[design/flow/run.sh]
#!/bin/bash
# the make line also repeats each setting of config.mk as NAME=value (left out here)
make -C /OpenROAD-flow-scripts/flow DESIGN_CONFIG=/design/flow/config.mk WORK_HOME=/design/flow/orfs CLKGATE_MAP_FILE= finish
[design/flow/config.mk]
export PLATFORM = sky130hd
export DESIGN_NAME = Attention_top
export DESIGN_NICKNAME = Attention_top
export VERILOG_FILES = /design/flow/design.v
export SDC_FILE = /design/flow/constraint.sdc
export NUM_CORES = 4
export LEC_CHECK = 0
export CAP_MARGIN = 20
export CORE_MARGIN = 2
export CORE_UTILIZATION = 40
export SETUP_SLACK_MARGIN = 0.98
export SLEW_MARGIN = 20
[design/flow/constraint.sdc]
create_clock -name core_clock -period 4.14 [get_ports {clk}]
set_input_delay 0.8280 -clock core_clock [delete_from_list [all_inputs] [get_ports {clk}]]
set_output_delay 0.8280 -clock core_clock [all_outputs]
set_load 0.01 [all_outputs]
[design/flow/design.v]
module Booth_Encoder #(
    parameter radix = 3
) (
    input [radix-1:0] input_num,
    output reg [5-1:0] NUM_CODE  
);
    always @(*) begin
        case (input_num)
            3'b000, 3'b111: NUM_CODE = 5'b10000;
            3'b001, 3'b010: NUM_CODE = 5'b00010;
            3'b101, 3'b110: NUM_CODE = 5'b00001;
            3'b011: NUM_CODE = 5'b01000;
            3'b100: NUM_CODE = 5'b00100;
        endcase
    end
endmodule
`timescale 1ns / 1ps
module Booth_MUL #(
    parameter INPUT_WIDTH = 8,
    parameter NUM_CODE_WIDTH = 5,
    parameter MATRIX_SIZE = 3,
    parameter OUTPUT_WIDTH=$clog2(MATRIX_SIZE*(2**INPUT_WIDTH))-1
) (
    input clk,reset_n,
    input signed [INPUT_WIDTH-1:0] input_q,
    input [NUM_CODE_WIDTH-1:0] NUM_CODE,
    input signed [OUTPUT_WIDTH-1:0] input_partialmul,
    output signed [OUTPUT_WIDTH-1:0] partialmul_out,
    output signed [INPUT_WIDTH-1:0] input_q_next
);
    wire signed [OUTPUT_WIDTH-1:0] input_partialmul_opshift;
    assign input_partialmul_opshift = input_partialmul <<< 2;
    reg signed [OUTPUT_WIDTH-1:0] pipeline_reg_input_partialmul_opshift;
    reg signed [INPUT_WIDTH-1:0] pipeline_reg_input_q;
    reg [NUM_CODE_WIDTH-1:0] pipeline_reg_NUM_CODE;
    reg signed [OUTPUT_WIDTH-1:0] partialmul_out_inner;
    wire signed [OUTPUT_WIDTH-1:0] q_ext, q_rev_ext;
    assign q_ext = pipeline_reg_input_q;
    assign q_rev_ext = -q_ext;
    always @(posedge clk or negedge reset_n) begin
        if (!reset_n)begin
            pipeline_reg_input_partialmul_opshift<=0;
            pipeline_reg_input_q<=0;
            pipeline_reg_NUM_CODE<=0;
        end
        else begin
            pipeline_reg_input_partialmul_opshift<=input_partialmul_opshift;
            pipeline_reg_input_q<=input_q;
            pipeline_reg_NUM_CODE<=NUM_CODE;
        end
    end
    reg signed [INPUT_WIDTH-1:0] input_q_state2;
    always @(posedge clk or negedge reset_n) begin
        if (!reset_n) begin
            partialmul_out_inner<=0;
            input_q_state2<=0;
        end
        else begin
            case (pipeline_reg_NUM_CODE)
                5'b01000:partialmul_out_inner<=(q_ext<<<1)+pipeline_reg_input_partialmul_opshift;
                5'b00100:partialmul_out_inner<=(q_rev_ext<<<1)+pipeline_reg_input_partialmul_opshift;
                5'b00010:partialmul_out_inner<=q_ext+pipeline_reg_input_partialmul_opshift;
                5'b00001:partialmul_out_inner<=q_rev_ext+pipeline_reg_input_partialmul_opshift;
                default:partialmul_out_inner<=pipeline_reg_input_partialmul_opshift;
            endcase
            input_q_state2<=pipeline_reg_input_q;
        end
    end
    assign input_q_next=input_q_state2;
    assign partialmul_out=partialmul_out_inner;
endmodule
`timescale 1ns / 1ps
module Booth_top #(
    parameter INPUT_WIDTH = 8,
    parameter NUM_CODE_WIDTH = 5,
    parameter MATRIX_SIZE = 3,
    parameter OUTPUT_WIDTH=$clog2(MATRIX_SIZE*(2**INPUT_WIDTH))-1
) (
    input clk,
    input reset_n,
    input signed [INPUT_WIDTH-1:0] input_q,
    input signed [INPUT_WIDTH-1:0] input_k,
    input signed [OUTPUT_WIDTH-1:0] left_final_partialmul_out,  
    output reg signed [OUTPUT_WIDTH-1:0] final_partialmul_out
);
    wire [NUM_CODE_WIDTH-1:0] NUM_CODE_0, NUM_CODE_1, NUM_CODE_2, NUM_CODE_3;
    wire signed [OUTPUT_WIDTH-1:0] partialmul_out_0;
    wire signed [OUTPUT_WIDTH-1:0] partialmul_out_1;
    wire signed [OUTPUT_WIDTH-1:0] partialmul_out_2;
    wire signed [OUTPUT_WIDTH-1:0] partialmul_out_3;
    wire signed [INPUT_WIDTH-1:0] q_next_0;
    wire signed [INPUT_WIDTH-1:0] q_next_1;
    wire signed [INPUT_WIDTH-1:0] q_next_2;
    Booth_Encoder booth_enc0 (
        .input_num($unsigned(input_k[7:5])),
        .NUM_CODE(NUM_CODE_0)
    );
    Booth_Encoder booth_enc1 (
        .input_num($unsigned(input_k[5:3])),
        .NUM_CODE(NUM_CODE_1)
    );
    Booth_Encoder booth_enc2 (
        .input_num($unsigned(input_k[3:1])),
        .NUM_CODE(NUM_CODE_2)
    );
    Booth_Encoder booth_enc3 (
        .input_num({$unsigned(input_k[1:0]), 1'b0}),
        .NUM_CODE(NUM_CODE_3)
    );
    Booth_MUL #(.MATRIX_SIZE(MATRIX_SIZE), .OUTPUT_WIDTH(OUTPUT_WIDTH),
                .INPUT_WIDTH(INPUT_WIDTH), .NUM_CODE_WIDTH(NUM_CODE_WIDTH)) Booth_MUL_0 (
        .clk(clk),
        .reset_n(reset_n),
        .input_q(input_q),
        .NUM_CODE(NUM_CODE_0),
        .input_partialmul({OUTPUT_WIDTH{1'b0}}),
        .partialmul_out(partialmul_out_0),
        .input_q_next(q_next_0)
    );
    Booth_MUL #(.MATRIX_SIZE(MATRIX_SIZE), .OUTPUT_WIDTH(OUTPUT_WIDTH),
                .INPUT_WIDTH(INPUT_WIDTH), .NUM_CODE_WIDTH(NUM_CODE_WIDTH)) Booth_MUL_1 (
        .clk(clk),
        .reset_n(reset_n),
        .input_q(q_next_0),
        .NUM_CODE(NUM_CODE_1),
        .input_partialmul(partialmul_out_0),
        .partialmul_out(partialmul_out_1),
        .input_q_next(q_next_1)
    );
    Booth_MUL #(.MATRIX_SIZE(MATRIX_SIZE), .OUTPUT_WIDTH(OUTPUT_WIDTH),
                .INPUT_WIDTH(INPUT_WIDTH), .NUM_CODE_WIDTH(NUM_CODE_WIDTH)) Booth_MUL_2 (
        .clk(clk),
        .reset_n(reset_n),
        .input_q(q_next_1),
        .NUM_CODE(NUM_CODE_2),
        .input_partialmul(partialmul_out_1),
        .partialmul_out(partialmul_out_2),
        .input_q_next(q_next_2)
    );
    Booth_MUL #(.MATRIX_SIZE(MATRIX_SIZE), .OUTPUT_WIDTH(OUTPUT_WIDTH),
                .INPUT_WIDTH(INPUT_WIDTH), .NUM_CODE_WIDTH(NUM_CODE_WIDTH)) Booth_MUL_3 (
        .clk(clk),
        .reset_n(reset_n),
        .input_q(q_next_2),
        .NUM_CODE(NUM_CODE_3),
        .input_partialmul(partialmul_out_2),
        .partialmul_out(partialmul_out_3),
        .input_q_next()
    );
    always @(posedge clk or negedge reset_n) begin
        if (!reset_n) final_partialmul_out <= 0;
        else final_partialmul_out <= partialmul_out_3 + left_final_partialmul_out;
    end
endmodule
module PE_Array #(
    parameter INPUT_WIDTH = 8,
    parameter NUM_CODE_WIDTH = 5,
    parameter MATRIX_SIZE = 3,
    parameter OUTPUT_WIDTH=$clog2(MATRIX_SIZE*(2**INPUT_WIDTH))-1
)(
    input clk,
    input reset_n,
    input [INPUT_WIDTH*MATRIX_SIZE-1:0] input_q,  
    input [INPUT_WIDTH*MATRIX_SIZE*MATRIX_SIZE-1:0] input_k,  
    output [OUTPUT_WIDTH*MATRIX_SIZE-1:0] final_partialmul_out   
);
    wire [OUTPUT_WIDTH*MATRIX_SIZE*(MATRIX_SIZE+1)-1:0] psum;
    genvar i, j;
    generate
        for (i = 0; i < MATRIX_SIZE; i = i + 1) begin : row
            assign psum[OUTPUT_WIDTH*(i*(MATRIX_SIZE+1))+:OUTPUT_WIDTH] = {OUTPUT_WIDTH{1'b0}};
            for (j = 0; j < MATRIX_SIZE; j = j + 1) begin : col
                Booth_top #(
                    .INPUT_WIDTH(INPUT_WIDTH),
                    .NUM_CODE_WIDTH(NUM_CODE_WIDTH),
                    .MATRIX_SIZE(MATRIX_SIZE),
                    .OUTPUT_WIDTH(OUTPUT_WIDTH)
                ) pe (
                    .clk(clk),
                    .reset_n(reset_n),
                    .input_q(input_q[INPUT_WIDTH*(MATRIX_SIZE-j)-1-:INPUT_WIDTH]),  
                    .input_k(input_k[INPUT_WIDTH*(MATRIX_SIZE*MATRIX_SIZE-MATRIX_SIZE*i-j)-1-:INPUT_WIDTH]),  
                    .left_final_partialmul_out(psum[OUTPUT_WIDTH*(i*(MATRIX_SIZE+1)+j)+:OUTPUT_WIDTH]),  
                    .final_partialmul_out(psum[OUTPUT_WIDTH*(i*(MATRIX_SIZE+1)+j+1)+:OUTPUT_WIDTH])  
                );
                if(j==MATRIX_SIZE-1) assign final_partialmul_out[(MATRIX_SIZE-i)*OUTPUT_WIDTH-1-:OUTPUT_WIDTH]=psum[OUTPUT_WIDTH*(i*(MATRIX_SIZE+1)+j+1)+:OUTPUT_WIDTH];
            end
        end
    endgenerate
endmodule
module Array_control#(
    parameter INPUT_WIDTH = 8,
    parameter NUM_CODE_WIDTH = 5,
    parameter MATRIX_SIZE = 3,
    parameter ADDR_WIDTH = $clog2(MATRIX_SIZE**2<<2),
    parameter OUTPUT_WIDTH=$clog2(MATRIX_SIZE*(2**INPUT_WIDTH))-1
)(
    input start,clk,reset_n,
    input        [INPUT_WIDTH*MATRIX_SIZE-1:0]      buffer_input_q, 
    input        [INPUT_WIDTH*MATRIX_SIZE*MATRIX_SIZE-1:0]           buffer_input_k,
    output       job_start,
    output reg         buffer_read_K_EN,
    output             buffer_read_Q_EN,
    output reg      write_enable,
    output reg     [ADDR_WIDTH-1:0]        write_addr,
    output     [ADDR_WIDTH-1:0]        buffer_Q_addr,
    output   [MATRIX_SIZE*OUTPUT_WIDTH-1:0]             QK_RESULT
);
localparam IDLE=1'b0;
localparam ROLLING=1'b1;
localparam PIPE_LATENCY = 1 + 2*4 + 1 + (MATRIX_SIZE-1);
localparam LAST_CNT = PIPE_LATENCY + MATRIX_SIZE - 1;
reg state;
reg [5:0] cnt;
assign job_start = (state==IDLE) & start;
assign buffer_read_Q_EN = (state==ROLLING) && (cnt < 2*MATRIX_SIZE-1);
assign buffer_Q_addr = cnt[ADDR_WIDTH-1:0];
wire [OUTPUT_WIDTH*MATRIX_SIZE-1:0] final_partialmul_out;
    PE_Array #(
        .INPUT_WIDTH(INPUT_WIDTH),
        .NUM_CODE_WIDTH(NUM_CODE_WIDTH),
        .MATRIX_SIZE(MATRIX_SIZE),
        .OUTPUT_WIDTH(OUTPUT_WIDTH)
    ) pe_array_inst (
        .clk(clk),
        .reset_n(reset_n),
        .input_q(buffer_input_q),
        .input_k(buffer_input_k),
        .final_partialmul_out(final_partialmul_out)
    );
assign QK_RESULT=final_partialmul_out;
always @(posedge clk or negedge reset_n) begin
    if(!reset_n)begin
        state<=IDLE;
        cnt<=0;
        buffer_read_K_EN<=0;
        write_enable<=0;
        write_addr<=0;
    end
    else case (state)
    IDLE: begin
        write_enable<=0;
        if(start) begin
            state<=ROLLING;
            cnt<=0;
            buffer_read_K_EN<=1;
        end
    end
    ROLLING:begin
        cnt<=cnt+1;
        buffer_read_K_EN<=0;
        if(cnt>=PIPE_LATENCY-1 && cnt<LAST_CNT) begin
            write_enable<=1;
            write_addr<=cnt-(PIPE_LATENCY-1);
        end
        else write_enable<=0;
        if(cnt==LAST_CNT-1) state<=IDLE;
    end
    endcase
end
endmodule
module matrix_buffer #(
    parameter INPUT_WIDTH = 8,
    parameter MATRIX_SIZE = 3,
    parameter ADDR_WIDTH = $clog2(MATRIX_SIZE**2 << 2)
)(
    input clk,
    input reset_n,
    input K_V_read_EN, K_V_write_EN, K_V_clear,
    input signed [INPUT_WIDTH*MATRIX_SIZE-1:0] MATRIX_INPUT,
    output reg signed [INPUT_WIDTH*MATRIX_SIZE*MATRIX_SIZE-1:0] MATRIX_OUTPUT  
);
    integer i, j;
    reg signed [INPUT_WIDTH*MATRIX_SIZE-1:0] BUFFER [MATRIX_SIZE-1:0];
    reg [ADDR_WIDTH-1:0] K_offset;
    always @(posedge clk or negedge reset_n) begin
        if (~reset_n) begin
            MATRIX_OUTPUT <= 0;
            K_offset <= 0;
           for (j = 0; j < MATRIX_SIZE; j = j + 1) begin
               BUFFER[j] <= {MATRIX_SIZE*INPUT_WIDTH{1'b0}};
           end
        end
        else begin
            if (K_V_read_EN) begin
                for (i = 0; i < MATRIX_SIZE; i = i + 1) begin
                    MATRIX_OUTPUT[(MATRIX_SIZE-i) * INPUT_WIDTH * MATRIX_SIZE -1 -: MATRIX_SIZE * INPUT_WIDTH] <= BUFFER[i];
                end
            end
            if (K_V_clear) K_offset <= 0;
            else if (K_V_write_EN) begin
                if (K_offset < MATRIX_SIZE) BUFFER[K_offset] <= MATRIX_INPUT;
                K_offset <= K_offset + 1;  
            end
        end
    end
endmodule
module row_buffer #(
    parameter INPUT_WIDTH = 8,          
    parameter MATRIX_SIZE = 3,          
    parameter ADDR_WIDTH = $clog2(MATRIX_SIZE**2<<2)  
)(
    input clk,
    input reset_n,
    input write_en, clear,                            
    input [MATRIX_SIZE*INPUT_WIDTH-1:0] ROW_INPUT,
    input read_en,                                      
    input [ADDR_WIDTH-1:0] read_addr,                   
    output reg [MATRIX_SIZE*INPUT_WIDTH-1:0] read_data       
);
    localparam DEPTH = 2*MATRIX_SIZE-1;
    reg [MATRIX_SIZE*INPUT_WIDTH-1:0] buffer_data [DEPTH-1:0];  
    reg [ADDR_WIDTH-1:0] offset;
    integer j;
    always @(posedge clk or negedge  reset_n) begin
        if (~reset_n) begin
           for (j = 0; j < DEPTH; j = j + 1) begin
               buffer_data[j] <= {MATRIX_SIZE*INPUT_WIDTH{1'b0}};
           end
            offset <= 0;
            read_data <= {MATRIX_SIZE*INPUT_WIDTH{1'b0}};
        end
        else begin
            if (clear) offset <= 0;
            else if (write_en) begin
                for (j = 0; j < MATRIX_SIZE; j = j + 1) begin
                    if (offset + j < DEPTH)
                        buffer_data[offset + j][(MATRIX_SIZE - j) * INPUT_WIDTH - 1 -: INPUT_WIDTH]
                            <= ROW_INPUT[(MATRIX_SIZE - j) * INPUT_WIDTH - 1 -: INPUT_WIDTH];
                end
                offset <= offset + 1;  
            end
            if (read_en) begin
                if (read_addr < DEPTH) read_data <= buffer_data[read_addr];
            end
        end
    end
endmodule
module OutputBuffer #(
    parameter MATRIX_SIZE = 3,
    parameter INPUT_WIDTH=8,
    parameter ADDR_WIDTH = $clog2(MATRIX_SIZE**2<<2),
    parameter OUTPUT_WIDTH = $clog2(MATRIX_SIZE*(2**INPUT_WIDTH))-1
)(
    input clk,
    input reset_n,
    input read_en,
    input [ADDR_WIDTH-1:0] READ_ADDR,
    input write_enable,
    input [ADDR_WIDTH-1:0] write_addr,
    input [OUTPUT_WIDTH*MATRIX_SIZE-1:0] QK_RESULT ,  
    output reg [MATRIX_SIZE*OUTPUT_WIDTH-1:0] QK_RESULT_READ
);
reg [OUTPUT_WIDTH-1:0] BUFFER [MATRIX_SIZE-1:0][MATRIX_SIZE-1:0];  
integer i,j;
always @(posedge clk or negedge  reset_n) begin
    if (~reset_n) begin
        QK_RESULT_READ<=0;
        for(i=0;i<MATRIX_SIZE;i=i+1) for(j=0;j<MATRIX_SIZE;j=j+1) BUFFER[i][j]<=0;
    end else begin
        if(write_enable) begin
            for(i=0;i<MATRIX_SIZE;i=i+1)
                if(write_addr<MATRIX_SIZE)
                    BUFFER[i][write_addr]<=QK_RESULT[(MATRIX_SIZE-i)*OUTPUT_WIDTH-1-:OUTPUT_WIDTH];
        end
        if(read_en && READ_ADDR<MATRIX_SIZE) begin
            for (i = 0; i < MATRIX_SIZE; i = i + 1) begin
                QK_RESULT_READ[(MATRIX_SIZE-i) * OUTPUT_WIDTH -1 -: OUTPUT_WIDTH] <= BUFFER[READ_ADDR][i]; 
            end
        end
    end
end
endmodule
module Attention_top #(
    parameter INPUT_WIDTH = 8,
    parameter NUM_CODE_WIDTH = 5,
    parameter MATRIX_SIZE = 3,
    parameter ADDR_WIDTH = $clog2(MATRIX_SIZE**2<<2),
    parameter OUTPUT_WIDTH = $clog2(MATRIX_SIZE*(2**INPUT_WIDTH))-1
)(
    input clk,
    input reset_n,
    input start,
    input softmax_req,DATA_write_EN,
    input  [INPUT_WIDTH*MATRIX_SIZE-1:0] Q_INPUT,
    input [INPUT_WIDTH*MATRIX_SIZE-1:0] MATRIX_INPUT,
    output reg [MATRIX_SIZE*OUTPUT_WIDTH-1:0] Output_RESULT,
    input output_req
);
wire [ADDR_WIDTH-1:0] Q_S_addr, write_addr;
wire [MATRIX_SIZE*OUTPUT_WIDTH-1:0] QK_RESULT;
wire write_enable;
wire job_start;
wire [INPUT_WIDTH*MATRIX_SIZE*MATRIX_SIZE-1:0] MATRIX_OUTPUT;
wire [OUTPUT_WIDTH*MATRIX_SIZE-1:0] output_buffer_READ_VALUE;
wire [INPUT_WIDTH*MATRIX_SIZE-1:0] Q_S_date;
wire K_V_read_EN;
wire Q_S_read_EN;
reg output_buffer_READ_EN;
reg [ADDR_WIDTH-1:0] output_buffer_READ_ADDR;
reg [ADDR_WIDTH-1:0] output_READ_ADDR;
    Array_control #(
        .INPUT_WIDTH(INPUT_WIDTH),
        .NUM_CODE_WIDTH(NUM_CODE_WIDTH),
        .MATRIX_SIZE(MATRIX_SIZE),
        .ADDR_WIDTH(ADDR_WIDTH),
        .OUTPUT_WIDTH(OUTPUT_WIDTH)
    ) array_control_inst (
        .start(start),
        .clk(clk),
        .reset_n(reset_n),
        .buffer_input_q(Q_S_date),
        .buffer_input_k(MATRIX_OUTPUT),
        .job_start(job_start),
        .buffer_read_K_EN(K_V_read_EN),
        .buffer_read_Q_EN(Q_S_read_EN),
        .write_enable(write_enable),
        .write_addr(write_addr),
        .buffer_Q_addr(Q_S_addr),
        .QK_RESULT(QK_RESULT)
    );
    matrix_buffer #(
        .INPUT_WIDTH(INPUT_WIDTH),
        .MATRIX_SIZE(MATRIX_SIZE),
        .ADDR_WIDTH(ADDR_WIDTH)
    ) matrix_buffer_inst (
        .clk(clk),
        .reset_n(reset_n),
        .K_V_read_EN(K_V_read_EN),
        .K_V_write_EN(DATA_write_EN),
        .K_V_clear(job_start),
        .MATRIX_INPUT(MATRIX_INPUT),
        .MATRIX_OUTPUT(MATRIX_OUTPUT)
    );
    row_buffer #(
        .INPUT_WIDTH(INPUT_WIDTH),
        .MATRIX_SIZE(MATRIX_SIZE),
        .ADDR_WIDTH(ADDR_WIDTH)
    ) row_buffer_inst (
        .clk(clk),
        .reset_n(reset_n),
        .write_en(DATA_write_EN),
        .clear(job_start),
        .ROW_INPUT(Q_INPUT),
        .read_en(Q_S_read_EN),
        .read_addr(Q_S_addr),
        .read_data(Q_S_date)
    );
    OutputBuffer #(
        .MATRIX_SIZE(MATRIX_SIZE),
        .INPUT_WIDTH(INPUT_WIDTH),
        .ADDR_WIDTH(ADDR_WIDTH),
        .OUTPUT_WIDTH(OUTPUT_WIDTH)
    ) output_buffer_inst (
        .clk(clk),
        .reset_n(reset_n),
        .write_enable(write_enable),
        .write_addr(write_addr),
        .QK_RESULT(QK_RESULT),
        .read_en(output_buffer_READ_EN),
        .READ_ADDR(output_buffer_READ_ADDR),
        .QK_RESULT_READ(output_buffer_READ_VALUE)
    );
    always @(posedge clk or negedge reset_n) begin
        if(~reset_n) begin
            output_READ_ADDR<=0;
            output_buffer_READ_EN<=0;
            output_buffer_READ_ADDR<=0;
            Output_RESULT<=0;
        end
        else if(output_req) begin
            output_buffer_READ_EN<=1;
            output_buffer_READ_ADDR<=output_READ_ADDR;
            output_READ_ADDR<=output_READ_ADDR+1;
            Output_RESULT<=output_buffer_READ_VALUE;
        end
        else begin
            output_READ_ADDR<=0;
            output_buffer_READ_EN<=0;
            Output_RESULT<=0;
        end
    end
endmodule
==> results_dict.tcl, run 1 <==
# yosys + openroad results
set metrics [dict create \
    status "finished clean" \
    placementRows 139 \
    fin_crit_sh_pct 77.0 \
    worstSetupPathDepth 12 \
    grt_max_degree 123 \
    cts-root-buf "clkbuf_16" \
    critical-path-top-delay-family "adder cells" \
    avgSynthCellArea_um2 11.1 \
    synth-xor-area-share_pct 3.86 \
    hold_viol 0 \
    vias 40757 \
    cts_buffer_depth 3 \
    combPwrFrac_pct 39.6 \
    syn-num-nets 5567 \
    power_density_mw_per_mm2 826 \
    critical_path_class "reg -> reg" \
    worst_slew_pin_slew_ps 910 \
    worstPathRequired_ps 4770 \
    hp-class "reg -> reg" \
    die_h_um 385 \
    crit_slowest_cell "fa_2" \
    clock.latency.late_pin_ps 780 \
    cts_max_level 4 \
    initialDrtViolationCount 3358 \
    whs_ps 330 \
    seqPwrFrac_pct 37.7 \
    grt_util_all_layers_pct 18.9 \
    mux_area_share_pct 6.72 \
    finalNetCount 5830 \
    reg2reg_slack_ps 950 \
    cts_sinks 1234 \
    synthCells 5229 \
    crit_top_cell "ha_4" \
    drc 0 \
    power-top-group "combinational cells" \
    final-comb-area_mm2 0.0270 \
    timing.fmax_mhz 314 \
    antenna_left 0 \
    path_clk_slew_ps 60 \
    areaGrowthSynthToFinish_pct 19.5 \
    antenna_cells 0 \
    crit_buf_inv 2 \
    synth_top_cell_by_count "dfrtp_1" \
    crit_path_end_kind "register" \
    place_hpwl_mm 99.6 \
    pre_cts_ws_ps 382 \
    fillers 12830 \
    internal_power_mw 35.1 \
    ys.flops 1234 \
    switchingPower_mw 22.2 \
    grt_pass1_vias 40148 \
    edf_count 0 \
    ys_async_sr_fraction_pct 100 \
    skew_ps 51.3 \
    rr_worst_depth 12 \
    worstSetupStartpointType "register" \
    openroad.warnings 94 \
    maxCapViolations 0 \
    reg2reg_to "output_buffer_inst.QK_RESULT_READ[18]$_DFFE_PN0P_" \
    setup_slack_ps 950 \
    relSlewSlack_pct 39.3 \
    drt_wl_total_mm 142 \
    coreArea_mm2 0.144 \
    arrival_ps 3820 \
    grt_antenna_before_repair 4 \
    pg_clk_mw 13.0 \
    cts_buffers 137 \
    fp_util_pct 40.4 \
    switching_share_pct 38.7 \
    top_logic_kind "AND-OR/OR-AND gates" \
    post-route-min-period_ps 3190 \
    ys_sh_aoi_pct 14.4 \
    worstSetupStartpoint "output_buffer_READ_ADDR[1]$_DFFE_PN0P_" \
    avgRoutedWirePerCell_um 19.0 \
    cts_tree "done" \
    tns_ps 0 \
    dieWidth_um 385 \
    synthTopCellsByCount "dfrtp_1 (1,234), nand2_1 (397), nor2_1 (366)" \
    r2r_start "output_buffer_READ_ADDR[1]$_DFFE_PN0P_" \
    top_cells_by_area "dfrtp_1 (53%), mux2_2 (6.2%), ha_1 (5.4%)" \
    power.leakage_nw 31.6 \
    ys_warn_count 11 \
    yosys.area_share.simple_pct 12.2 \
    syn_area_mm2 0.0581 \
    flop_cell "dfrtp_1" \
    rsz0062_at_grt "true" \
    critical_path.max_fanout 7 \
    die-area_mm2 0.148 \
    gp_congestion 0.920 \
    seq_area_frac_synth_pct 53.2 \
    adder_share_pct 6.56 \
    top_area_share_pct 53.2 \
    crit_chain "ha_4 -> xor2_4 -> fa_2 -> ha_4 -> buf_4 -> clkbuf_16 -> nor3_1 -> a221oi_1 -> o311ai_1 -> nor2_1 -> o2111ai_2 -> o221a_2" \
    endpoint "output_buffer_inst.QK_RESULT_READ[18]$_DFFE_PN0P_" \
    yosysCellCount 5229 \
    flop_area_mm2 0.0309 \
    irDropWorstVdd_mv 0.415 \
    pg_comb_mw 22.7 \
    dr.pass1.iters 6 \
    report.final.slew_viol_count 0 \
    critPathMaxStageDelay_ps 500 \
    synth.distinct_cells 88 \
    vias_per_cell 5.43 \
    io_buffers 79 \
    largest_area_cell "dfrtp_1" \
    min_path_cells 0 \
    power_frac_clock_pct 22.7 \
    grt.overflow.total 0 \
    pg_seq_mw 21.6 \
    finalSetupViolations 0 \
    io_pins 81 \
    grt_first_pass_wirelength_mm 223 \
    yosys_area_mm2 0.0581 \
]
layout make-up:
cell class	count	area share (%)
inverter	254	1.38
clock inverter	61	1.46
tap	1903	3.43
multi-input combinational	3528	38.9
clock buffer	185	5.72
sequential	1234	44.6
timing repair buffer	337	4.60
layer usage:
layer,share of wire [%],global-route usage (%),wire [um],vias to the layer above
li1,-,-,-,19252
met1,43,24.9,61600,20065
met2,49,31.5,69300,1145
met3,4.9,3.06,6980,289
met4,3.0,6.68,4290,6
met5,0.032,0,46,-
through the flow:
stage / cell area, um2 / util (%) / total power [mW] / cells
2_1_floorplan: 58200 / - / 35.3 / 5229
3_3_place_gp: 61600 / 42.8 / 41.3 / 7112
3_5_place_dp: 61600 / 42.8 / 42.0 / 7112
4_1_cts: 67500 / 46.9 / 56.1 / 7395
5_1_grt: 69400 / 48.3 / 61.4 / 7502
6_report: 69400 / 48.3 / 57.3 / 7502
repair_timing:
action,4_1_cts,5_1_grt
resized,154,251
pin swaps,28,109
endpoints found under the hold margin,12,0
buffers inserted,36,99
hold buffers,1,0
cloned,0,8
endpoints found under the setup margin,145,114
==> run 2: changes to the inputs <==
- SETUP_SLACK_MARGIN: 0.98 -> unset
- clock period: 4.14 -> 5.0 ns (I/O delays scaled with it)
==> run 2 against run 1 <==
  * Utilization decreased by 2.2 points
  * Clock skew rose by 5.6 ps
  * Cell area is 4.6% lower
  * Clock power is 17% lower
  * Global-route usage down 0.27 points
  * Synthesized area unchanged
  * Hold slack got worse by 52 ps
  * Total power decreased by 21%
  * Sequential share of layout area rose by 2.1 points
  * First-iteration DRC count decreased by 15%
  * Largest power group is now registers
==> results_dict.tcl, run 2 <==
# yosys + openroad results
set metrics [dict create \
    status "finished clean" \
    synth_top_cell_by_count "dfrtp_1" \
    fp_util_pct 40.4 \
    grt_max_degree 139 \
    switching_share_pct 38.6 \
    pg_clk_mw 10.8 \
    grt.overflow.total 0 \
    drt_wl_total_mm 137 \
    vias 39772 \
    critical_path_class "reg -> reg" \
    adder_share_pct 6.56 \
    coreArea_mm2 0.144 \
    cts_resized 0 \
    power_frac_clock_pct 23.9 \
    antenna_left 0 \
    die_h_um 385 \
    worstSetupStartpointType "register" \
    rr_worst_depth 13 \
    yosys.area_share.simple_pct 12.2 \
    largest_area_cell "dfrtp_1" \
    place_hpwl_mm 98.9 \
    edf_count 0 \
    ys_sh_aoi_pct 14.4 \
    final_core_util_pct 46.0 \
    worstPathRequired_ps 5620 \
    initialDrtViolationCount 2870 \
    worst_slew_pin_slew_ps 1050 \
    yosys_area_mm2 0.0581 \
    whs_ps 278 \
    crit_buf_inv 3 \
    relSlewSlack_pct 30.1 \
    top_area_share_pct 53.2 \
    reg2reg_slack_ps 970 \
    dieWidth_um 385 \
    finalSetupViolations 0 \
    critical-path-top-delay-family "adder cells" \
    crit_path_end_kind "register" \
    synthCells 5229 \
    cts_buffers 137 \
    ys_async_sr_fraction_pct 100 \
    post-route-min-period_ps 4030 \
    syn-num-nets 5567 \
    areaGrowthSynthToFinish_pct 14.0 \
    cts_max_level 4 \
    avgSynthCellArea_um2 11.1 \
    cts_sinks 1234 \
    cts-root-buf "clkbuf_16" \
    stdcell_count 7332 \
    grt_pass1_vias 39622 \
    drc 0 \
    worstSetupPathDepth 13 \
    grt_util_all_layers_pct 18.6 \
    synth-xor-area-share_pct 3.86 \
    top_logic_kind "AND-OR/OR-AND gates" \
    vias_per_cell 5.42 \
    irDropWorstVdd_mv 0.368 \
    cts_tree "done" \
    pg_seq_mw 17.8 \
    seqPwrFrac_pct 39.5 \
    rsz0062_at_grt "false" \
    path_clk_slew_ps 60 \
    power-top-group "registers" \
    switchingPower_mw 17.4 \
    internal_power_mw 27.7 \
    gp_congestion 0.913 \
    endpoint "output_buffer_inst.QK_RESULT_READ[24]$_DFFE_PN0P_" \
    ys.flops 1234 \
    cts_buffer_depth 3 \
    io_buffers 79 \
    hold_viol 0 \
    pg_comb_mw 16.5 \
    syn_area_mm2 0.0581 \
    setup_slack_ps 967 \
    arrival_ps 4650 \
    top_cells_by_area "dfrtp_1 (53%), mux2_2 (6.2%), ha_1 (5.4%)" \
    openroad.warnings 87 \
    worstSetupStartpoint "output_buffer_READ_ADDR[0]$_DFFE_PN0P_" \
    combPwrFrac_pct 36.6 \
    mux_area_share_pct 6.72 \
    dr.pass1.iters 12 \
    critical_path.max_fanout 18 \
    power.leakage_nw 30.3 \
    hold_buffers 0 \
    clock.latency.late_pin_ps 800 \
    ys_warn_count 11 \
    tns_ps 0 \
    fin_crit_sh_pct 80.7 \
    crit_slowest_cell "ha_1" \
    grt_antenna_before_repair 5 \
    die-area_mm2 0.148 \
    io_pins 81 \
    flop_cell "dfrtp_1" \
    power_density_mw_per_mm2 681 \
    cts_setup_buffers 0 \
    skew_ps 56.9 \
    timing.fmax_mhz 248 \
    pre_cts_ws_ps 1000 \
    dpl.cell_count 7079 \
    yosysCellCount 5229 \
    synth.distinct_cells 88 \
    avgRoutedWirePerCell_um 18.6 \
    reg2reg_to "output_buffer_inst.QK_RESULT_READ[24]$_DFFE_PN0P_" \
    critPathMaxStageDelay_ps 590 \
    crit_chain "inv_1 -> ha_1 -> inv_1 -> fa_1 -> ha_1 -> buf_4 -> nor2b_1 -> a21boi_0 -> a31oi_1 -> o41ai_1 -> nand3_1 -> nor3_1 -> o22ai_1" \
    finalNetCount 5653 \
    maxCapViolations 0 \
    placementRows 139 \
    seq_area_frac_synth_pct 53.2 \
    r2r_start "output_buffer_READ_ADDR[0]$_DFFE_PN0P_" \
    synthTopCellsByCount "dfrtp_1 (1,234), nand2_1 (397), nor2_1 (366)" \
    antenna_cells 0 \
    report.final.slew_viol_count 0 \
    grt_first_pass_wirelength_mm 221 \
    hp-class "in -> async" \
]
-- run 2: area by class of cell --
class                           instances  area (um2)
Fill cell                           13106       77600
Sequential cell                      1234       30900
Multi-Input combinational cell       3527       25400
Clock buffer                          187        3920
Tap cell                             1903        2380
Timing Repair Buffer                  161        1570
Clock inverter                         66        1110
Inverter                              254         953
-- run 2: per-stage QoR --
step	instance area, um2	total power, mW
4_1_cts	66200	45.4
6_report	66200	45.1
3_3_place_gp	61200	34.0
3_5_place_dp	61200	34.5
5_1_grt	66200	48.5
2_1_floorplan	58100	29.2
-- run 2: metal layers --
| metal | track usage [%] | part of all wire (%) |
|---|---|---|
| met4 | 6.58 | 3.1 |
| met2 | 31.4 | 49 |
| met1 | 24.3 | 44 |
| met3 | 2.99 | 4.2 |
| met5 | 0 | 0.034 |
==> run 3: changes to the inputs <==
- CORE_UTILIZATION: 40 -> 72
- CTS_CLUSTER_SIZE: unset -> 44
- clock period: 5.0 -> 2.83 ns (I/O delays scaled with it)
==> run 3 against run 2 <==
  * Now fails the layout checks on capacitance limit, slew limit, setup timing
  * Non-clock buffer count is 671 higher
  * Fmax rose by 5.6%
  * Register-to-register slack worse by 2000 ps
  * Total power is 120% higher
  * Utilization up 45 points
  * Hold slack gained 48 ps
  * Synthesized area stayed put
  * Sequential share of layout area is 4.4 points lower
  * Critical path type unchanged
  * Largest power group is now combinational cells
==> results_dict.tcl, run 3 <==
# yosys + openroad results
set metrics [dict create \
    crit_chain "nor4b_4 -> a21oi_1 -> o21ai_1 -> mux2_4 -> ha_4 -> inv_2 -> fa_2 -> inv_2 -> a21oi_4 -> o21bai_4 -> nand3_2 -> a21oi_2 -> o21ai_4 -> xnor2_2" \
    vias 51851 \
    cts_buffer_depth 3 \
    vias_per_cell 7.26 \
    critPathMaxStageDelay_ps 570 \
    ys_warn_count 11 \
    coreArea_mm2 0.0802 \
    ys_async_sr_fraction_pct 100 \
    placed_cell_area_mm2 0.0647 \
    cts_sinks 1234 \
    yosys_area_mm2 0.0581 \
    ys.flops 1234 \
    edf_count 0 \
    clock.latency.late_pin_ps 740 \
    worstPathRequired_ps 3390 \
    synth-xor-area-share_pct 3.86 \
    critical-path-top-delay-family "AND-OR/OR-AND gates" \
    min_path_cells 0 \
    areaGrowthSynthToFinish_pct 26.1 \
    post-route-min-period_ps 3820 \
    fin_area_mm2 0.0732 \
    critical_path.max_fanout 5 \
    finalNetCount 6308 \
    ys_sh_aoi_pct 14.4 \
    path_clk_slew_ps 70 \
    syn-num-nets 5567 \
    yosysCellCount 5229 \
    internal_power_mw 56.3 \
    die_h_um 288 \
    tns_ps -28890 \
    power-top-group "combinational cells" \
    maxCapViolations 1 \
    syn_area_mm2 0.0581 \
    largest_area_cell "dfrtp_1" \
    worst_slew_pin_slew_ps 1550 \
    crit_slowest_cell "xnor2_2" \
    fp_util_pct 72.5 \
    place_hpwl_mm 112 \
    avgRoutedWirePerCell_um 29.1 \
    rr_worst_depth 14 \
    antenna_left 0 \
    grt_max_degree 101 \
    grt_pass1_vias 49560 \
    switching_share_pct 43.2 \
    finalSetupViolations 155 \
    critical_path_class "reg -> reg" \
    reg2reg_slack_ps -990 \
    io_pins 81 \
    status "failed layout checks" \
    timing.fmax_mhz 262 \
    synth_top_cell_by_count "dfrtp_1" \
    setup_slack_ps -991 \
    top_area_share_pct 53.2 \
    fillers 2763 \
    worstSetupStartpointType "register" \
    synth.distinct_cells 88 \
    top_logic_kind "AND-OR/OR-AND gates" \
    pg_comb_mw 48.5 \
    power_frac_clock_pct 17.7 \
    flop_cell "dfrtp_1" \
    switchingPower_mw 42.7 \
    grt.overflow.total 0 \
    grt_antenna_before_repair 18 \
    openroad.warnings 89 \
    cts_tree "done" \
    cts_buffers 118 \
    io_buffers 79 \
    pg_seq_mw 33.1 \
    seq_area_frac_synth_pct 53.2 \
    skew_ps 26.5 \
    hold_viol 0 \
    violations "capacitance limit, slew limit, setup timing" \
    gp_congestion 0.999 \
    drt_wl_total_mm 208 \
    synthTopCellsByCount "dfrtp_1 (1,234), nand2_1 (397), nor2_1 (366)" \
    worstSetupPathDepth 14 \
    dr.pass1.iters 15 \
    crit_path_end_kind "register" \
    arrival_ps 4380 \
    die-area_mm2 0.0830 \
    cts-root-buf "clkbuf_16" \
    pre_cts_ws_ps -380 \
    report.final.slew_viol_count 2 \
    crit_buf_inv 2 \
    adder_share_pct 6.56 \
    irDropWorstVdd_mv 0.988 \
    cts_max_level 3 \
    avgSynthCellArea_um2 11.1 \
    rsz0062_at_grt "true" \
    dieWidth_um 288 \
    fin_crit_sh_pct 135 \
    grt_util_all_layers_pct 43.1 \
    synthCells 5229 \
    mux_area_share_pct 6.72 \
    top_cells_by_area "dfrtp_1 (53%), mux2_2 (6.2%), ha_1 (5.4%)" \
    relSlewSlack_pct -3.38 \
    stdcell_count 7142 \
    power_density_mw_per_mm2 1350 \
    grt_first_pass_wirelength_mm 277 \
    power.leakage_nw 34.0 \
    dpl.cell_count 6723 \
    hp-class "reg -> reg" \
    seqPwrFrac_pct 33.4 \
    crit_top_cell "inv_2" \
    pg_clk_mw 17.5 \
    initialDrtViolationCount 8694 \
    combPwrFrac_pct 48.9 \
    drc 0 \
    yosys.area_share.simple_pct 12.2 \
    placementRows 104 \
]
## run 3: routing by layer
layer	up-vias	GRT usage [%]	part of all wire, %
met5	-	0	0.13
li1	20224	-	-
met3	1988	8.40	12
met1	24725	51.5	32
met4	30	26.6	10
met2	4884	72.2	46
## run 3: repair_timing
action,CTS,global route
gates cloned,3,4
setup buffers,71,117
resized,273,411
hold endpoints to repair,59,0
pin swaps,175,311
hold buffers,1,0
setup endpoints to repair,126,151
## run 3: metrics by stage
| step | hold WS [ps] | utilization [%] | power [mW] |
|---|---|---|---|
| floorplan | 270 | - | 52.5 |
| global placement | 331 | 80.7 | 65.0 |
| detailed placement | 335 | 80.7 | 67.7 |
| CTS | 336 | 88.0 | 88.6 |
| global route | 339 | 91.4 | 102 |
| finish | 327 | 91.4 | 99.0 |
## run 3: final cells by class
cell class / count / area [um2] / area share (%)
sequential: 1234 / 30900 / 42.2
multi-input combinational: 3530 / 28500 / 38.9
timing repair buffer: 832 / 7300 / 9.97
clock buffer: 168 / 3440 / 4.70
tap: 1060 / 1330 / 1.81
inverter: 254 / 958 / 1.31
clock inverter: 55 / 792 / 1.08
antenna: 9 / 22.5 / 0.0307
==> run 4: changes to the inputs <==
- CAP_MARGIN: 20 -> 5
- CTS_CLUSTER_SIZE: 44 -> 21
- PLACE_DENSITY: unset -> 0.64
- SETUP_SLACK_MARGIN: unset -> 0.38
- clock period: 2.83 -> 3.43 ns (I/O delays scaled with it)
==> run 4 against run 3 <==
  * Hold slack gained 10 ps
  * Non-clock buffer count shrank 386
  * Final cell count shrank 5.6%
  * Global-route usage shrank 5.9 points
  * Count of clock-buffer cells in the layout grew 4
  * Die size is the same
  * Largest cell class unchanged
  * Critical path type unchanged
  * Now clean on timing, DRC and antenna
  * Synthesized area is the same
  * Total power shrank 29%
  * Clock power shrank 24%
  * Critical path depth is the same
==> results_dict.tcl, run 4 <==
# yosys + openroad results
set metrics [dict create \
    switching_share_pct 40.8 \
    finalNetCount 5919 \
    areaGrowthSynthToFinish_pct 17.7 \
    grt.overflow.total 0 \
    rr_worst_depth 14 \
    finalSetupViolations 0 \
    vias 44690 \
    grt_pass1_vias 44069 \
    synthCells 5229 \
    crit_top_cell "a21oi_1" \
    cts_max_level 3 \
    ys_async_sr_fraction_pct 100 \
    die-area_mm2 0.0830 \
    largest_area_cell "dfrtp_1" \
    maxCapViolations 0 \
    worstSetupPathDepth 14 \
    grt_antenna_before_repair 1 \
    critical-path-top-delay-family "simple AND/OR/NAND/NOR gates" \
    power-top-group "combinational cells" \
    antenna_cells 0 \
    top_cells_by_area "dfrtp_1 (53%), mux2_2 (6.2%), ha_1 (5.4%)" \
    worstPathRequired_ps 4020 \
    critical_path_class "reg -> reg" \
    placementRows 104 \
    hp-class "reg -> reg" \
    mux_area_share_pct 6.72 \
    report.final.slew_viol_count 0 \
    adder_share_pct 6.56 \
    post-route-min-period_ps 3250 \
    pg_seq_mw 26.6 \
    crit_slowest_cell "or4_4" \
    synth-xor-area-share_pct 3.86 \
    seqPwrFrac_pct 37.9 \
    rsz0062_at_grt "true" \
    cts_tree "done" \
    grt_util_all_layers_pct 37.1 \
    cts-root-buf "clkbuf_16" \
    cts_buffer_depth 3 \
    seq_area_frac_synth_pct 53.2 \
    drt_wl_total_mm 158 \
    power_frac_clock_pct 19.0 \
    irDropWorstVdd_mv 0.712 \
    cts_sinks 1234 \
    crit_buf_inv 2 \
    yosys_area_mm2 0.0581 \
    top_logic_kind "AND-OR/OR-AND gates" \
    critical_path.max_fanout 6 \
    combPwrFrac_pct 43.1 \
    power.leakage_nw 31.6 \
    cts_buffers 118 \
    dieWidth_um 288 \
    vias_per_cell 6.63 \
    yosysCellCount 5229 \
    power_mw 70.2 \
    drc 0 \
    min_path_cells 0 \
    initialDrtViolationCount 5661 \
    grt_max_degree 138 \
    clock.latency.late_pin_ps 720 \
    edf_count 0 \
    worst_slew_pin_slew_ps 921 \
    grt_first_pass_wirelength_mm 241 \
    synth.distinct_cells 88 \
    coreArea_mm2 0.0802 \
    syn-num-nets 5567 \
    syn_area_mm2 0.0581 \
    critPathMaxStageDelay_ps 460 \
    flop_cell "dfrtp_1" \
    placed_cell_area_mm2 0.0614 \
    skew_ps 38.3 \
    die_h_um 288 \
    switchingPower_mw 28.6 \
    internal_power_mw 41.5 \
    timing.fmax_mhz 307 \
    fin_area_mm2 0.0684 \
    pg_comb_mw 30.3 \
    hold_viol 0 \
    path_clk_slew_ps 60 \
    openroad.warnings 90 \
    tns_ps 0 \
    reg2reg_slack_ps 180 \
    dr.pass1.iters 12 \
    yosys.area_share.simple_pct 12.2 \
    final_core_util_pct 85.3 \
    place_hpwl_mm 102 \
    ys.flops 1234 \
    antenna_left 0 \
    relSlewSlack_pct 38.6 \
    arrival_ps 3840 \
    ys_sh_aoi_pct 14.4 \
    worstSetupStartpointType "register" \
    synthTopCellsByCount "dfrtp_1 (1,234), nand2_1 (397), nor2_1 (366)" \
    pg_clk_mw 13.3 \
    crit_chain "buf_4 -> or4_4 -> or2_4 -> a21oi_1 -> a21oi_1 -> a21oi_1 -> a21oi_1 -> ha_1 -> inv_1 -> o21bai_1 -> nand3_1 -> and3_1 -> o21ai_2 -> xnor2_2" \
    ys_warn_count 11 \
    io_pins 81 \
    fillers 3994 \
    synth_top_cell_by_count "dfrtp_1" \
    io_buffers 79 \
    fp_util_pct 72.5 \
    gp_congestion 0.986 \
    avgSynthCellArea_um2 11.1 \
    avgRoutedWirePerCell_um 23.4 \
    status "finished clean" \
    fin_crit_sh_pct 94.9 \
    power_density_mw_per_mm2 1030 \
    crit_path_end_kind "register" \
    top_area_share_pct 53.2 \
]
-- run 4: metrics by stage --
stage | hold WS (ps) | cells | setup slack (ps)
final | 337 | 6742 | 176
after floorplan | 331 | 5229 | 342
after detailed placement | 335 | 6380 | 43.7
after global placement | 331 | 6380 | 107
after CTS | 341 | 6654 | 297
after global routing | 352 | 6742 | 21.4
-- run 4: area by class of cell --
type / count / area [um2] / area share [%]
tap: 1060 / 1330 / 1.94
clock buffer: 172 / 3440 / 5.02
multi-input combinational: 3527 / 27100 / 39.6
timing repair buffer: 446 / 4030 / 5.90
sequential: 1234 / 30900 / 45.2
clock inverter: 49 / 602 / 0.880
inverter: 254 / 957 / 1.40
-- run 4: timing repair --
action,in CTS,in global routing
hold buffers,1,0
pin swaps,60,168
endpoints found under the hold margin,52,0
gates cloned,3,4
setup endpoints to repair,97,138
gates resized,173,295
setup buffers,49,84
-- run 4: routing by layer --
layer	share of wire [%]	wire (um)	GRT usage, %	vias to the layer above
met3	7.1	11300	5.32	699
met4	6.2	9760	18.5	0
met1	38	59500	47.9	22007
li1	-	-	-	19454
met2	49	77500	62.1	2530
met5	0	0	0	-
==> run 5: changes to the inputs <==
- CAP_MARGIN: 5 -> 20
- CORE_UTILIZATION: 72 -> 8
- CTS_CLUSTER_SIZE: 21 -> unset
- PLACE_DENSITY: 0.64 -> unset
- SETUP_SLACK_MARGIN: 0.38 -> unset
- clock period: 3.43 -> 7.02 ns (I/O delays scaled with it)
==> run 5 against run 4 <==
  * Sequential power is 52% lower
  * Setup slack better by 2000 ps
  * Routed wire length is 6.1% lower
  * Hold slack better by 1.9 ps
  * Register-to-register slack better by 2000 ps
  * Die size went up to 8.8 times the previous value
  * Total power is 55% lower
  * Synthesized area stayed put
  * Combinational power is 61% lower
  * Clock skew is 45 ps higher
==> results_dict.tcl, run 5 <==
# yosys + openroad results
set metrics [dict create \
    pg_clk_mw 6.81 \
    hp-class "reg -> reg" \
    fp_util_pct 8.01 \
    adder_share_pct 6.56 \
    syn_area_mm2 0.0581 \
    largest_area_cell "dfrtp_1" \
    coreArea_mm2 0.725 \
    tns_ps 0 \
    critical-path-top-delay-family "adder cells" \
    antenna_left 0 \
    synthTopCellsByCount "dfrtp_1 (1,234), nand2_1 (397), nor2_1 (366)" \
    seqPwrFrac_pct 40.9 \
    dr.pass1.iters 12 \
    reg2reg_to "output_buffer_inst.QK_RESULT_READ[16]$_DFFE_PN0P_" \
    switchingPower_mw 12.3 \
    syn-num-nets 5567 \
    fin_area_mm2 0.0747 \
    worstPathRequired_ps 7590 \
    crit_buf_inv 2 \
    final_core_util_pct 10.3 \
    grt_util_all_layers_pct 3.92 \
    power-top-group "registers" \
    cts_buffers 114 \
    rr_worst_depth 11 \
    crit_chain "inv_1 -> ha_1 -> inv_1 -> fa_1 -> ha_1 -> and2_1 -> xnor2_1 -> or2_0 -> nand3_4 -> o22ai_1 -> a31oi_1" \
    cts_resized 0 \
    critPathMaxStageDelay_ps 1070 \
    grt_pass1_vias 39277 \
    maxCapViolations 0 \
    min_path_cells 0 \
    synth-xor-area-share_pct 3.86 \
    status "finished clean" \
    combPwrFrac_pct 37.3 \
    worstSetupPathDepth 11 \
    grt.overflow.total 0 \
    worstSetupStartpoint "output_buffer_READ_ADDR[0]$_DFFE_PN0P_" \
    place_hpwl_mm 110 \
    yosys.area_share.simple_pct 12.2 \
    internal_power_mw 19.0 \
    io_pins 81 \
    hold_buffers 0 \
    cts-root-buf "clkbuf_16" \
    r2r_start "output_buffer_READ_ADDR[0]$_DFFE_PN0P_" \
    endpoint "output_buffer_inst.QK_RESULT_READ[16]$_DFFE_PN0P_" \
    cts_tree "done" \
    placementRows 313 \
    seq_area_frac_synth_pct 53.2 \
    setup_slack_ps 2210 \
    openroad.warnings 93 \
    die-area_mm2 0.733 \
    cts_sinks 1234 \
    rsz0062_at_grt "false" \
    top_logic_kind "AND-OR/OR-AND gates" \
    grt_max_degree 181 \
    timing.fmax_mhz 208 \
    worst_slew_pin_slew_ps 1120 \
    yosysCellCount 5229 \
    pg_comb_mw 11.7 \
    cts_buffer_depth 3 \
    yosys_area_mm2 0.0581 \
    synth.distinct_cells 88 \
    pre_cts_ws_ps 2200 \
    post-route-min-period_ps 4810 \
    pg_seq_mw 12.8 \
    edf_count 0 \
    initialDrtViolationCount 3804 \
    cts_setup_buffers 0 \
    critical_path_class "reg -> reg" \
    gp_congestion 0.837 \
    reg2reg_slack_ps 2210 \
    placed_cell_area_mm2 0.0705 \
    ys.flops 1234 \
    critical_path.max_fanout 19 \
    finalNetCount 5598 \
    avgRoutedWirePerCell_um 9.91 \
    cts_max_level 3 \
    power_density_mw_per_mm2 419 \
    top_cells_by_area "dfrtp_1 (53%), mux2_2 (6.2%), ha_1 (5.4%)" \
    io_buffers 79 \
    synthCells 5229 \
    ys_warn_count 11 \
    vias_per_cell 2.68 \
    dieWidth_um 856 \
    relSlewSlack_pct 25.4 \
    power.leakage_nw 29.7 \
    ys_async_sr_fraction_pct 100 \
    grt_antenna_before_repair 59 \
    path_clk_slew_ps 70 \
    vias 40118 \
    ys_sh_aoi_pct 14.4 \
    power_frac_clock_pct 21.8 \
    flop_cell "dfrtp_1" \
    drc 0 \
    drt_wl_total_mm 148 \
    top_area_share_pct 53.2 \
    hold_viol 0 \
    irDropWorstVdd_mv 0.221 \
    arrival_ps 5380 \
    report.final.slew_viol_count 0 \
    crit_path_end_kind "register" \
    clock.latency.late_pin_ps 750 \
    areaGrowthSynthToFinish_pct 28.6 \
    grt_first_pass_wirelength_mm 233 \
    avgSynthCellArea_um2 11.1 \
    mux_area_share_pct 6.72 \
    fin_crit_sh_pct 68.5 \
    finalSetupViolations 0 \
    skew_ps 83.3 \
    synth_top_cell_by_count "dfrtp_1" \
    switching_share_pct 39.2 \
    worstSetupStartpointType "register" \
    crit_slowest_cell "fa_1" \
    die_h_um 856 \
]
run 5: area by class of cell:
class | count | area (um2)
antenna | 8 | 20.0
inverter | 254 | 953
clock buffer | 146 | 3170
clock inverter | 69 | 1010
tap | 9607 | 12000
timing repair buffer | 129 | 1230
sequential | 1234 | 30900
fill | 82680 | 650000
multi-input combinational | 3527 | 25400
run 5: metrics by stage:
stage	total power, mW	hold WS, ps	instances
3_3_place_gp	24.2	332	14750
3_5_place_dp	24.5	335	14751
6_report	31.3	339	14974
5_1_grt	33.7	351	14967
4_1_cts	31.5	343	14966
2_1_floorplan	20.8	331	5229
run 5: per-layer routing:
metal / GRT usage [%] / wire length (um)
met5: 0 / 231
met4: 0.909 / 3630
met3: 1.24 / 13100
met2: 5.89 / 63000
met1: 5.45 / 68500
==> run 6: changes to the inputs <==
- ABC_AREA: unset -> 1
- CAP_MARGIN: 20 -> 0
- CELL_PAD_IN_SITES_DETAIL_PLACEMENT: unset -> 1
- CELL_PAD_IN_SITES_GLOBAL_PLACEMENT: unset -> 0
- CORE_MARGIN: 2 -> 5
- CORE_UTILIZATION: 8 -> 49
- CTS_CLUSTER_SIZE: unset -> 69
- HOLD_SLACK_MARGIN: unset -> 0.11
- MAX_ROUTING_LAYER: unset -> met4
- MIN_ROUTING_LAYER: unset -> met1
- PLACE_DENSITY: unset -> 0.68
- SETUP_SLACK_MARGIN: unset -> 1.32
- SLEW_MARGIN: 20 -> 30
- TNS_END_PERCENT: unset -> 5
- clock period: 7.02 -> 4.53 ns (I/O delays scaled with it)
==> run 6 against run 5 <==
  * Utilization increased by 47 points
  * Non-clock buffer count increased by 127
  * Combinational power increased by 65%
  * Clock skew decreased by 47 ps
  * Critical path depth increased by 8
  * Count of clock-buffer cells in the layout increased by 37
  * Hold slack got worse by 210 ps
  * Synthesized cell count increased by 24%
  * Synthesized area increased by 0.23%
  * Final cell count decreased by 44%
  * Total power increased by 57%
  * First-iteration DRC count increased by 9.2%
==> results_dict.tcl, run 6 <==
# yosys + openroad results
set metrics [dict create \
    status "finished clean" \
    reg2reg_slack_ps 1110 \
    vias 49512 \
    largest_area_cell "dfrtp_1" \
    top_logic_kind "simple AND/OR/NAND/NOR gates" \
    ys.flops 1234 \
    crit_path_end_kind "register" \
    fin_area_mm2 0.0672 \
    die_h_um 355 \
    pg_comb_mw 19.3 \
    crit_slowest_cell "dfrtp_2" \
    placed_cell_area_mm2 0.0609 \
    worstPathRequired_ps 5210 \
    switching_share_pct 43.3 \
    maxCapViolations 0 \
    synthCells 6478 \
    synth_top_cell_by_count "nand2_1" \
    path_clk_slew_ps 60 \
    antenna_cells 0 \
    rr_worst_depth 19 \
    top_area_share_pct 53.0 \
    grt_antenna_before_repair 2 \
    tns_ps 0 \
    seq_area_frac_synth_pct 53.0 \
    drt_wl_total_mm 196 \
    cts_buffer_depth 3 \
    synthTopCellsByCount "nand2_1 (1,424), dfrtp_1 (1,234), inv_1 (943)" \
    arrival_ps 4090 \
    pg_clk_mw 11.3 \
    fin_crit_sh_pct 75.5 \
    top_cells_by_area "dfrtp_1 (53%), nand2_1 (9.2%), inv_1 (6.1%)" \
    openroad.warnings 85 \
    syn-num-nets 6816 \
    cts_max_level 4 \
    dieWidth_um 355 \
    timing.fmax_mhz 292 \
    synth.distinct_cells 62 \
    ys_sh_aoi_pct 12.1 \
    grt.overflow.total 0 \
    grt_first_pass_wirelength_mm 297 \
    io_pins 81 \
    switchingPower_mw 21.3 \
    crit_top_cell "nand2_1" \
    edf_count 0 \
    relSlewSlack_pct 35.6 \
    cts-root-buf "clkbuf_16" \
    grt_pass1_vias 53357 \
    yosys.area_share.simple_pct 18.0 \
    critical_path_class "reg -> reg" \
    critPathMaxStageDelay_ps 460 \
    ys_warn_count 11 \
    initialDrtViolationCount 4153 \
    placementRows 126 \
    synth-xor-area-share_pct 2.07 \
    io_buffers 79 \
    seqPwrFrac_pct 38.0 \
    rsz0062_at_grt "true" \
    cts_tree "done" \
    final_core_util_pct 57.0 \
    ys_async_sr_fraction_pct 100 \
    power_density_mw_per_mm2 732 \
    antenna_left 0 \
    adder_share_pct 6.54 \
    yosysCellCount 6478 \
    crit_chain "inv_4 -> ha_4 -> nand2_1 -> nor2_2 -> nand2_2 -> nand2_4 -> buf_4 -> o221ai_1 -> a21oi_1 -> a21oi_1 -> ha_1 -> nand2_1 -> nand2_1 -> a31oi_2 -> nor2_1 -> o21ai_0 -> nand2_1 -> xnor2_1 -> a21oi_1" \
    syn_area_mm2 0.0582 \
    areaGrowthSynthToFinish_pct 15.5 \
    gp_congestion 0.974 \
    fp_util_pct 49.3 \
    cts_buffers 136 \
    clock.latency.late_pin_ps 800 \
    crit_buf_inv 2 \
    place_hpwl_mm 127 \
    vias_per_cell 5.92 \
    worst_slew_pin_slew_ps 966 \
    avgSynthCellArea_um2 8.99 \
    critical_path.max_fanout 6 \
    grt_max_degree 124 \
    power_frac_clock_pct 22.9 \
    die-area_mm2 0.126 \
    skew_ps 36.8 \
    drc 0 \
    finalSetupViolations 0 \
    avgRoutedWirePerCell_um 23.5 \
    post-route-min-period_ps 3420 \
    report.final.slew_viol_count 0 \
    worstSetupStartpointType "register" \
    finalNetCount 7064 \
    pg_seq_mw 18.7 \
    power-top-group "combinational cells" \
    worstSetupPathDepth 19 \
    hold_viol 0 \
    dr.pass1.iters 7 \
    coreArea_mm2 0.118 \
    internal_power_mw 27.9 \
    mux_area_share_pct 0.696 \
    flop_cell "dfrtp_1" \
    critical-path-top-delay-family "AND-OR/OR-AND gates" \
    power.leakage_nw 33.6 \
    grt_util_all_layers_pct 30.6 \
    hp-class "in -> async" \
    combPwrFrac_pct 39.1 \
    irDropWorstVdd_mv 0.436 \
    yosys_area_mm2 0.0582 \
    cts_sinks 1234 \
]
run 6: repair_timing:
action                     4_1_cts  5_1_grt
setup endpoints to repair       72       78
pin swaps                       13       34
buffers inserted                17       89
hold endpoints to repair         0        0
gates cloned                     2        6
hold buffers                     0        0
resized                         64      171
run 6: area by class of cell:
type / count / area [um2]
Fill cell: 13245 / 50800
Sequential cell: 1234 / 30900
Multi-Input combinational cell: 4106 / 23800
Clock buffer: 183 / 3790
Inverter: 990 / 3790
Timing Repair Buffer: 256 / 2340
Tap cell: 1536 / 1920
Clock inverter: 54 / 669
Timing Repair inverter: 2 / 10.0
run 6: stage by stage:
stage / power, mW / hold slack [ps] / setup slack [ps] / cells
4_1_cts: 47.4 / 183 / 1210 / 8265
3_3_place_gp: 33.4 / 331 / 822 / 8009
6_report: 49.2 / 127 / 1110 / 8361
3_5_place_dp: 35.2 / 336 / 559 / 8009
5_1_grt: 51.9 / 178 / 1010 / 8361
2_1_floorplan: 28.7 / 331 / 1460 / 6478
run 6: layer usage:
metal / part of all wire (%) / global-route usage (%) / vias up
met5: 0 / - / -
met4: 6.9 / 16.9 / 0
met3: 5.3 / 4.67 / 861
met2: 51 / 52.5 / 1886
met1: 37 / 34.5 / 25051
li1: - / - / 21714
==> run 7: changes to the inputs <==
- ABC_AREA: 1 -> unset
- CAP_MARGIN: 0 -> 20
- CELL_PAD_IN_SITES_DETAIL_PLACEMENT: 1 -> unset
- CELL_PAD_IN_SITES_GLOBAL_PLACEMENT: 0 -> unset
- CORE_MARGIN: 5 -> 2
- CORE_UTILIZATION: 49 -> 72
- CTS_CLUSTER_SIZE: 69 -> unset
- HOLD_SLACK_MARGIN: 0.11 -> unset
- MAX_ROUTING_LAYER: met4 -> unset
- MIN_ROUTING_LAYER: met1 -> unset
- PLACE_DENSITY: 0.68 -> unset
- SETUP_SLACK_MARGIN: 1.32 -> -0.21
- SLEW_MARGIN: 30 -> 20
- TNS_END_PERCENT: 5 -> unset
- clock period: 4.53 -> 2.95 ns (I/O delays scaled with it)
==> run 7 against run 6 <==
  * Utilization is 30 points higher
  * Register-to-register slack worse by 1400 ps
  * Global-route usage is 10 points higher
  * Now fails the layout checks on setup timing
  * Via count is 5.6% lower
  * Sequential share of layout area is 1.4 points lower
  * Hold slack better by 190 ps
==> results_dict.tcl, run 7 <==
# yosys + openroad results
set metrics [dict create \
    yosys.area_share.simple_pct 12.2 \
    relSlewSlack_pct 45.2 \
    largest_area_cell "dfrtp_1" \
    report.final.slew_viol_count 0 \
    worstPathRequired_ps 3530 \
    status "failed layout checks" \
    switching_share_pct 41.1 \
    cts_max_level 3 \
    synth.distinct_cells 88 \
    tns_ps -7000 \
    io_pins 81 \
    placementRows 104 \
    gp_congestion 0.980 \
    power_frac_clock_pct 18.8 \
    timing.fmax_mhz 311 \
    rsz0062_at_grt "true" \
    dr.pass1.iters 9 \
    synthTopCellsByCount "dfrtp_1 (1,234), nand2_1 (397), nor2_1 (366)" \
    dpl.cell_count 6672 \
    grt_max_degree 114 \
    skew_ps 59.4 \
    pg_seq_mw 30.7 \
    yosys_area_mm2 0.0581 \
    critical_path.max_fanout 5 \
    avgSynthCellArea_um2 11.1 \
    initialDrtViolationCount 5818 \
    seq_area_frac_synth_pct 53.2 \
    power-top-group "combinational cells" \
    internal_power_mw 50.0 \
    syn_area_mm2 0.0581 \
    synthCells 5229 \
    critPathMaxStageDelay_ps 400 \
    top_cells_by_area "dfrtp_1 (53%), mux2_2 (6.2%), ha_1 (5.4%)" \
    edf_count 0 \
    worstSetupPathDepth 14 \
    grt.overflow.total 0 \
    fin_crit_sh_pct 109 \
    syn-num-nets 5567 \
    crit_buf_inv 2 \
    seqPwrFrac_pct 36.2 \
    flop_cell "dfrtp_1" \
    ys_async_sr_fraction_pct 100 \
    ys_warn_count 11 \
    drt_wl_total_mm 172 \
    top_area_share_pct 53.2 \
    dieWidth_um 288 \
    vias 46717 \
    switchingPower_mw 34.9 \
    avgRoutedWirePerCell_um 24.8 \
    openroad.warnings 90 \
    grt_pass1_vias 47374 \
    ys_sh_aoi_pct 14.4 \
    antenna_cells 0 \
    cts_buffer_depth 3 \
    violations "setup timing" \
    die-area_mm2 0.0830 \
    grt_first_pass_wirelength_mm 263 \
    irDropWorstVdd_mv 0.858 \
    worstSetupStartpointType "register" \
    grt_antenna_before_repair 4 \
    top_logic_kind "AND-OR/OR-AND gates" \
    power_mw 84.9 \
    coreArea_mm2 0.0802 \
    fp_util_pct 72.5 \
    cts_buffers 117 \
    mux_area_share_pct 6.72 \
    stdcell_count 6930 \
    die_h_um 288 \
    path_clk_slew_ps 70 \
    crit_path_end_kind "register" \
    crit_slowest_cell "dfrtp_1" \
    cts_tree "done" \
    synth_top_cell_by_count "dfrtp_1" \
    hp-class "reg -> reg" \
    min_path_cells 0 \
    yosysCellCount 5229 \
    cts-root-buf "clkbuf_16" \
    pg_comb_mw 38.3 \
    antenna_left 0 \
    io_buffers 79 \
    power_density_mw_per_mm2 1220 \
    crit_chain "buf_6 -> nor4b_4 -> buf_6 -> nor2_1 -> nand2_1 -> o21ai_0 -> a222oi_1 -> o21ai_1 -> ha_1 -> a21o_1 -> a31oi_1 -> xnor2_1 -> nand2_1 -> xnor2_1" \
    grt_util_all_layers_pct 40.8 \
    rr_worst_depth 14 \
    critical-path-top-delay-family "AND-OR/OR-AND gates" \
    worst_slew_pin_slew_ps 821 \
    finalNetCount 6112 \
    finalSetupViolations 79 \
    areaGrowthSynthToFinish_pct 19.4 \
    critical_path_class "reg -> reg" \
    final_core_util_pct 86.5 \
    cts_sinks 1234 \
    ys.flops 1234 \
    clock.latency.late_pin_ps 720 \
    post-route-min-period_ps 3210 \
    reg2reg_slack_ps -260 \
    adder_share_pct 6.56 \
    vias_per_cell 6.74 \
    power.leakage_nw 32.6 \
    arrival_ps 3790 \
    whs_ps 321 \
    maxCapViolations 0 \
    pg_clk_mw 15.9 \
    synth-xor-area-share_pct 3.86 \
    setup_slack_ps -261 \
    hold_viol 0 \
    drc 0 \
    place_hpwl_mm 109 \
    combPwrFrac_pct 45.1 \
]
[run 7: per-stage QoR]
step	cell area (um2)	setup slack [ps]
CTS	68100	-275
floorplan	58200	-213
finish	69400	-261
global placement	63700	-290
global route	69400	-428
detailed placement	63700	-344
[run 7: timing repair]
action / 4_1_cts / 5_1_grt
setup buffers: 7 / 41
setup endpoints to repair: 35 / 103
cloned: 0 / 1
pin swaps: 20 / 110
hold buffers: 1 / 0
hold endpoints to repair: 54 / 0
resized: 66 / 234
[run 7: layer usage]
layer / vias to the layer above / wire length [um] / global-route usage [%] / part of all wire (%)
met5: - / 38 / 0 / 0.022
met4: 6 / 12300 / 24.5 / 7.2
met3: 889 / 14300 / 6.88 / 8.3
met2: 3072 / 84300 / 68.8 / 49
met1: 22910 / 60700 / 49.6 / 35
li1: 19840 / - / - / -
[run 7: final cells by class]
| class | instances | area, um2 |
|---|---|---|
| Sequential cell | 1234 | 30900 |
| Multi-Input combinational cell | 3527 | 26700 |
| Fill cell | 3637 | 10800 |
| Timing Repair Buffer | 640 | 5420 |
| Clock buffer | 161 | 3310 |
| Tap cell | 1060 | 1330 |
| Inverter | 254 | 953 |
| Clock inverter | 54 | 801 |
No activity file was given, so power comes from the tool's default toggle rates.
